==> inputs of 04-21 <==
==> flow/design.v <==
module ahb_slave_controller (
    input  wire        HCLK,         
    input  wire        HRESETn,      
    input  wire        HWRITE,       
    input  wire [1:0]  HTRANS,       
    input  wire        HSEL,         
    input  logic [31:0] HADDR,       
    input  logic [2:0]  HSIZE,       
    input  logic [2:0]  HBURST,      
    input  logic [3:0]  HPROT,       
    input  logic        HMASTLOCK,   
    input  logic [3:0]  HWSTRB,      
    input  logic [31:0] HWDATA,      
    output logic       HREADY,       
    output logic       HRESP,        
    output logic [31:0] HRDATA,      
    output logic [31:0] addr,        
    output logic [2:0]  size,        
    output logic [2:0]  burst,       
    output logic [3:0]  prot,        
    output logic        mastlock,    
    output logic [3:0]  strb,        
    output logic [31:0] write_data,  
    input  logic [31:0] read_data,   
    output logic        write_read,  
    output logic        transfer_valid,  
    input  logic        error_flag   
);
    logic trans_type_reg;
    logic addr_phase_valid;
    logic data_phase_valid;
    typedef enum logic [1:0] {
        IDLE = 2'b00,
        DATA_PHASE = 2'b01,
        ERROR = 2'b10
    } state_t;
    state_t state, next_state;
    assign addr_phase_valid = HSEL && (HTRANS == 2'b10 || HTRANS == 2'b11);
    assign data_phase_valid = (state == DATA_PHASE);
    always_ff @(posedge HCLK or negedge HRESETn) begin
        if (!HRESETn) begin
            trans_type_reg <= 1'b0;
            addr <= 32'b0;
            size <= 3'b0;
            burst <= 3'b0;
            prot <= 4'b0;
            mastlock <= 1'b0;
            strb <= 4'b0;
        end else begin
            if (addr_phase_valid && HREADY) begin
                trans_type_reg <= HWRITE;
                addr <= HADDR;
                size <= HSIZE;
                burst <= HBURST;
                prot <= HPROT;
                mastlock <= HMASTLOCK;
                strb <= HWSTRB;
            end
        end
    end
    assign write_data = HWDATA;
    assign HRDATA = read_data;
    always_ff @(posedge HCLK or negedge HRESETn) begin
        if (!HRESETn) begin
            state <= IDLE;
        end else begin
            state <= next_state;
        end
    end
    always_comb begin
        write_read = 1'b0;
        transfer_valid = 1'b0;
        HRESP = 1'b0;
        HREADY = 1'b1;
        next_state = state;
        case (state)
            IDLE: begin
                if (addr_phase_valid) begin
                    next_state = DATA_PHASE;
                    HREADY = 1'b1;  
                end
            end
            DATA_PHASE: begin
                write_read = trans_type_reg;  
                transfer_valid = 1'b1;        
                if (error_flag) begin
                    HRESP = 1'b1;            
                    next_state = ERROR;
                    HREADY = 1'b0;           
                end else if (addr_phase_valid) begin
                    next_state = DATA_PHASE;  
                    HREADY = 1'b1;
                end else begin
                    next_state = IDLE;       
                    HREADY = 1'b1;
                end
            end
            ERROR: begin
                HRESP = 1'b1;        
                HREADY = 1'b1;       
                if (addr_phase_valid)
                    next_state = DATA_PHASE;
                else
                    next_state = IDLE;
            end
            default: begin
                next_state = IDLE;
            end
        endcase
    end
endmodule
module ahb_slave_reg_file (
    input  logic        HCLK,         
    input  logic        HRESETn,      
    input  logic [31:0] addr,         
    input  logic [2:0]  size,         
    input  logic [2:0]  burst,        
    input  logic [3:0]  prot,         
    input  logic        mastlock,     
    input  logic [3:0]  strb,         
    input  logic [31:0] write_data,   
    output logic [31:0] read_data,    
    input  logic        write_read,      
    input  logic        transfer_valid,  
    output logic        error_flag,   
    output logic [31:0] tdr_o,        
    output logic [31:0] lcr_o,        
    output logic [31:0] ocr_o,        
    output logic [31:0] fcr_o,        
    output logic [31:0] ier_o,        
    output logic [31:0] hcr_o,        
    input  logic [31:0] rdr_i,        
    input  logic [31:0] lsr_i,        
    input  logic [31:0] iir_i         
);
    logic [31:0] addr_reg;
    logic [2:0]  size_reg;
    logic [3:0]  strb_reg;
    assign addr_reg = addr;
    assign size_reg = size;
    assign strb_reg = strb;
    typedef enum logic [11:0] {
        ADDR_TDR = 12'h000,
        ADDR_RDR = 12'h004,
        ADDR_LCR = 12'h008,
        ADDR_OCR = 12'h00C,
        ADDR_LSR = 12'h010,
        ADDR_FCR = 12'h014,
        ADDR_IER = 12'h018,
        ADDR_IIR = 12'h01C,
        ADDR_HCR = 12'h020
    } apb_addr_e;
    function automatic logic check_alignment(input logic [31:0] address, input logic [2:0] transfer_size);
        case (transfer_size)
            3'b000: check_alignment = 1'b1;                     
            3'b001: check_alignment = (address[0] == 1'b0);     
            3'b010: check_alignment = (address[1:0] == 2'b00);  
            default: check_alignment = 1'b0;                    
        endcase
    endfunction
    always_comb begin
        error_flag = 1'b0;
        if (transfer_valid) begin
            if (addr_reg[31:12] != 20'h0 || 
                (addr_reg[11:0] != ADDR_TDR && 
                 addr_reg[11:0] != ADDR_RDR && 
                 addr_reg[11:0] != ADDR_LCR && 
                 addr_reg[11:0] != ADDR_OCR && 
                 addr_reg[11:0] != ADDR_LSR && 
                 addr_reg[11:0] != ADDR_FCR && 
                 addr_reg[11:0] != ADDR_IER && 
                 addr_reg[11:0] != ADDR_IIR && 
                 addr_reg[11:0] != ADDR_HCR)) begin
                error_flag = 1'b1;
            end
            if (!check_alignment(addr_reg, size_reg)) begin
                error_flag = 1'b1;
            end
            if (size_reg > 3'b010) begin  
                error_flag = 1'b1;
            end
            if (write_read && (addr_reg[11:0] == ADDR_RDR || 
                              addr_reg[11:0] == ADDR_LSR || 
                              addr_reg[11:0] == ADDR_IIR)) begin
                error_flag = 1'b1;
            end
        end
    end
    always_ff @(posedge HCLK or negedge HRESETn) begin
        if (!HRESETn) begin
            tdr_o <= 32'b0;
            lcr_o <= 32'b0;
            ocr_o <= 32'b0;
            fcr_o <= 32'b0;
            ier_o <= 32'b0;
            hcr_o <= 32'b0;
        end else if (write_read && !error_flag && transfer_valid) begin
            unique case (addr_reg[11:0])
                ADDR_TDR: begin
                    if (strb_reg[0]) tdr_o[7:0]   <= write_data[7:0];
                    if (strb_reg[1]) tdr_o[15:8]  <= write_data[15:8];
                    if (strb_reg[2]) tdr_o[23:16] <= write_data[23:16];
                    if (strb_reg[3]) tdr_o[31:24] <= write_data[31:24];
                end
                ADDR_LCR: begin
                    if (strb_reg[0]) lcr_o[7:0]   <= write_data[7:0];
                    if (strb_reg[1]) lcr_o[15:8]  <= write_data[15:8];
                    if (strb_reg[2]) lcr_o[23:16] <= write_data[23:16];
                    if (strb_reg[3]) lcr_o[31:24] <= write_data[31:24];
                end
                ADDR_OCR: begin
                    if (strb_reg[0]) ocr_o[7:0]   <= write_data[7:0];
                    if (strb_reg[1]) ocr_o[15:8]  <= write_data[15:8];
                    if (strb_reg[2]) ocr_o[23:16] <= write_data[23:16];
                    if (strb_reg[3]) ocr_o[31:24] <= write_data[31:24];
                end
                ADDR_FCR: begin
                    if (strb_reg[0]) fcr_o[7:0]   <= write_data[7:0];
                    if (strb_reg[1]) fcr_o[15:8]  <= write_data[15:8];
                    if (strb_reg[2]) fcr_o[23:16] <= write_data[23:16];
                    if (strb_reg[3]) fcr_o[31:24] <= write_data[31:24];
                end
                ADDR_IER: begin
                    if (strb_reg[0]) ier_o[7:0]   <= write_data[7:0];
                    if (strb_reg[1]) ier_o[15:8]  <= write_data[15:8];
                    if (strb_reg[2]) ier_o[23:16] <= write_data[23:16];
                    if (strb_reg[3]) ier_o[31:24] <= write_data[31:24];
                end
                ADDR_HCR: begin
                    if (strb_reg[0]) hcr_o[7:0]   <= write_data[7:0];
                    if (strb_reg[1]) hcr_o[15:8]  <= write_data[15:8];
                    if (strb_reg[2]) hcr_o[23:16] <= write_data[23:16];
                    if (strb_reg[3]) hcr_o[31:24] <= write_data[31:24];
                end
                default: ;  
            endcase
        end
    end
    always_comb begin
        read_data = 32'b0;
        if (!write_read && !error_flag && transfer_valid) begin
            unique case (addr_reg[11:0])
                ADDR_TDR: read_data = tdr_o;
                ADDR_RDR: read_data = rdr_i;
                ADDR_LCR: read_data = lcr_o;
                ADDR_OCR: read_data = ocr_o;
                ADDR_LSR: read_data = lsr_i;
                ADDR_FCR: read_data = fcr_o;
                ADDR_IER: read_data = ier_o;
                ADDR_IIR: read_data = iir_i;
                ADDR_HCR: read_data = hcr_o;
                default: read_data = 32'b0;
            endcase
        end
    end
endmodule
module ahb_slave (
    input  wire        HCLK,         
    input  wire        HRESETn,      
    input  wire [31:0] HADDR,        
    input  wire        HWRITE,       
    input  wire [2:0]  HSIZE,        
    input  wire [2:0]  HBURST,       
    input  wire [3:0]  HPROT,        
    input  wire [1:0]  HTRANS,       
    input  wire        HMASTLOCK,    
    input  wire        HSEL,         
    input  wire [31:0] HWDATA,       
    output wire [31:0] HRDATA,       
    output wire        HREADY,       
    output wire        HRESP,        
    input  wire [3:0]  HWSTRB,       
    output wire [31:0] tdr_o,        
    output wire [31:0] lcr_o,        
    output wire [31:0] ocr_o,        
    output wire [31:0] fcr_o,        
    output wire [31:0] ier_o,        
    output wire [31:0] hcr_o,        
    input  wire [31:0] rdr_i,        
    input  wire [31:0] lsr_i,        
    input  wire [31:0] iir_i         
);
    logic        write_read;      
    logic        error_flag;      
    logic        transfer_valid;  
    logic [31:0] addr;            
    logic [2:0]  size;            
    logic [2:0]  burst;           
    logic [3:0]  prot;            
    logic        mastlock;        
    logic [3:0]  strb;            
    logic [31:0] write_data;      
    logic [31:0] read_data;       
    ahb_slave_controller u_controller (
        .HCLK(HCLK),
        .HRESETn(HRESETn),
        .HWRITE(HWRITE),
        .HTRANS(HTRANS),
        .HSEL(HSEL),
        .HADDR(HADDR),
        .HSIZE(HSIZE),
        .HBURST(HBURST),
        .HPROT(HPROT),
        .HMASTLOCK(HMASTLOCK),
        .HWSTRB(HWSTRB),
        .HWDATA(HWDATA),
        .HREADY(HREADY),
        .HRESP(HRESP),
        .HRDATA(HRDATA),
        .addr(addr),
        .size(size),
        .burst(burst),
        .prot(prot),
        .mastlock(mastlock),
        .strb(strb),
        .write_data(write_data),
        .read_data(read_data),
        .write_read(write_read),
        .transfer_valid(transfer_valid),
        .error_flag(error_flag)
    );
    ahb_slave_reg_file u_reg_file (
        .HCLK(HCLK),
        .HRESETn(HRESETn),
        .addr(addr),
        .size(size),
        .burst(burst),
        .prot(prot),
        .mastlock(mastlock),
        .strb(strb),
        .write_data(write_data),
        .read_data(read_data),
        .write_read(write_read),
        .transfer_valid(transfer_valid),
        .error_flag(error_flag),
        .tdr_o(tdr_o),
        .lcr_o(lcr_o),
        .ocr_o(ocr_o),
        .fcr_o(fcr_o),
        .ier_o(ier_o),
        .hcr_o(hcr_o),
        .rdr_i(rdr_i),
        .lsr_i(lsr_i),
        .iir_i(iir_i)
    );
endmodule
==> flow/run.sh <==
#!/bin/bash
# the make line also repeats each setting of config.mk as NAME=value (left out here)
make -C /OpenROAD-flow-scripts/flow DESIGN_CONFIG=/design/flow/config.mk WORK_HOME=/design/flow/orfs CLKGATE_MAP_FILE= finish
==> flow/config.mk <==
export PLATFORM = sky130hd
export DESIGN_NAME = ahb_slave
export DESIGN_NICKNAME = ahb_slave
export VERILOG_FILES = /design/flow/design.v
export SDC_FILE = /design/flow/constraint.sdc
export NUM_CORES = 4
export LEC_CHECK = 0
export ABC_AREA = 1
export CAP_MARGIN = 20
export CORE_ASPECT_RATIO = 0.5
export CORE_MARGIN = 2
export CORE_UTILIZATION = 64
export CTS_CLUSTER_DIAMETER = 376
export CTS_CLUSTER_SIZE = 100
export PLACE_DENSITY = 0.84
export SLEW_MARGIN = 20
==> flow/constraint.sdc <==
create_clock -name core_clock -period 2.9 [get_ports {HCLK}]
set_input_delay 0.5800 -clock core_clock [delete_from_list [all_inputs] [get_ports {HCLK}]]
set_output_delay 0.5800 -clock core_clock [all_outputs]
set_load 0.01 [all_outputs]
==> inputs of 09-07, as changes to 04-21 <==
- CORE_ASPECT_RATIO: 0.5 -> unset
- CORE_UTILIZATION: 64 -> 68
- CTS_CLUSTER_DIAMETER: 376 -> unset
- CTS_CLUSTER_SIZE: 100 -> unset
- PLACE_DENSITY: 0.84 -> 0.37
==> flow/constraint.sdc (replaced) <==
create_clock -name core_clock -period 3.32 [get_ports {HCLK}]
set_input_delay 0.6640 -clock core_clock [delete_from_list [all_inputs] [get_ports {HCLK}]]
set_output_delay 0.6640 -clock core_clock [all_outputs]
set_load 0.01 [all_outputs]
==> inputs of 06-17, as changes to 04-21 <==
- CORE_ASPECT_RATIO: 0.5 -> unset
- CORE_UTILIZATION: 64 -> 52
- CTS_CLUSTER_DIAMETER: 376 -> unset
- CTS_CLUSTER_SIZE: 100 -> unset
- PLACE_DENSITY: 0.84 -> unset
==> flow/constraint.sdc (replaced) <==
create_clock -name core_clock -period 3.71 [get_ports {HCLK}]
set_input_delay 0.7420 -clock core_clock [delete_from_list [all_inputs] [get_ports {HCLK}]]
set_output_delay 0.7420 -clock core_clock [all_outputs]
set_load 0.01 [all_outputs]
==> inputs of 01-28, as changes to 04-21 <==
- CORE_ASPECT_RATIO: 0.5 -> 0.9
- CORE_UTILIZATION: 64 -> 72
- CTS_CLUSTER_DIAMETER: 376 -> 314
- CTS_CLUSTER_SIZE: 100 -> 72
- HOLD_SLACK_MARGIN: unset -> 0.3
- PLACE_DENSITY: 0.84 -> unset
- PLACE_DENSITY_LB_ADDON: unset -> 0.27
- SETUP_SLACK_MARGIN: unset -> 0.32
- SLEW_MARGIN: 20 -> 40
==> flow/constraint.sdc (replaced) <==
create_clock -name core_clock -period 2.37 [get_ports {HCLK}]
set_input_delay 0.4740 -clock core_clock [delete_from_list [all_inputs] [get_ports {HCLK}]]
set_output_delay 0.4740 -clock core_clock [all_outputs]
set_load 0.01 [all_outputs]
==> summary.txt <==
run metrics: Die W=198.4 microns, first error=[ERROR GRT-0232] Routing congestion too high. Check the congestion heatmap in the GUI., busiest grt layer=met2, grt met3 use=0.9211, outcome=aborted with a tool error, Die Y=101.2 microns, clk sinks=235, grt total ovfl=1,594, halt point of the flow=global routing (5_1_grt), Post-CTS Setup Bufs=28, hold-fix buffers at CTS=1, CTS buffer count=6, grt met2 use=1.268, pre-CTS setup slack=-0.2040 ns
# the run above: 04-21

==> summary.txt <==
run metrics: outcome=aborted with a tool error, halt point of the flow=global placement (3_3_place_gp), first error=[ERROR FLW-0024] Place density exceeds 1.0 (current PLACE_DENSITY_LB_ADDON =  0.27). Please check if the value of  PLACE_DENSITY_LB_ADDON is between 0 and 0.99., count leader, synth=nand2_1, syn avg cell area=7.342 sq um, core area=0.01630 sq mm, die area=0.01785 sq mm, Die Y=126.9 microns, Die W=140.6 microns, commonest cells in the netlist=697 x nand2_1, 328 x nand3_1, 234 x dfrtp_1, 121 x nor2_1, 48 x nand4_1, Synth Cell Area=0.01209 sq mm, main kind of combinational logic by area=simple AND/OR/NAND/NOR gates, mux frac, synth=0, post-synthesis async set-or-reset flop share=1.000, # Cells Yosys=1,647, Dominant flop cell=dfrtp_1, syn_nets=1,828
# the run above: 01-28

==> summary.txt <==
run metrics: Initial Util=0.6967, Die Y=137.4 microns, Synth Cell Area=0.01209 sq mm, halt point of the flow=global placement (3_3_place_gp), synthesized instance count=1,647, Die W=137.4 microns, synth unique cells=28, Largest type area fraction=0.4843, commonest cells in the netlist=697 x nand2_1, 328 x nand3_1, 234 x dfrtp_1, 121 x nor2_1, 48 x nand4_1, outcome=aborted with a tool error, # Cells Yosys=1,647, core area=0.01736 sq mm, first error=[ERROR GPL-0301] Utilization 102.040 % exceeds 100%., synthesis area per yosys=0.01209 sq mm
# the run above: 09-07

==> summary.txt <==
flow finished, numbers: Post-CTS Setup Bufs=5, CTS buffer count=25, Antenna Cells=5, grt total ovfl=0, Sw Pwr=1589 uW, hold-fix buffers at CTS=0, Die Y=156.5 microns, worst min path class=primary input to asynchronous set/reset pin, outcome=timing/DRC/antenna clean, grt met3 use=0.09610, Die W=156.5 microns, largest net degree at the start of global routing=121, clk sinks=235, DR vias=13,760, final instance area=0.01758 sq mm, grt met2 use=0.6130, pre-CTS setup slack=0.2178 ns
# the run above: 06-17

No activity file was given, so power comes from the tool's default toggle rates.
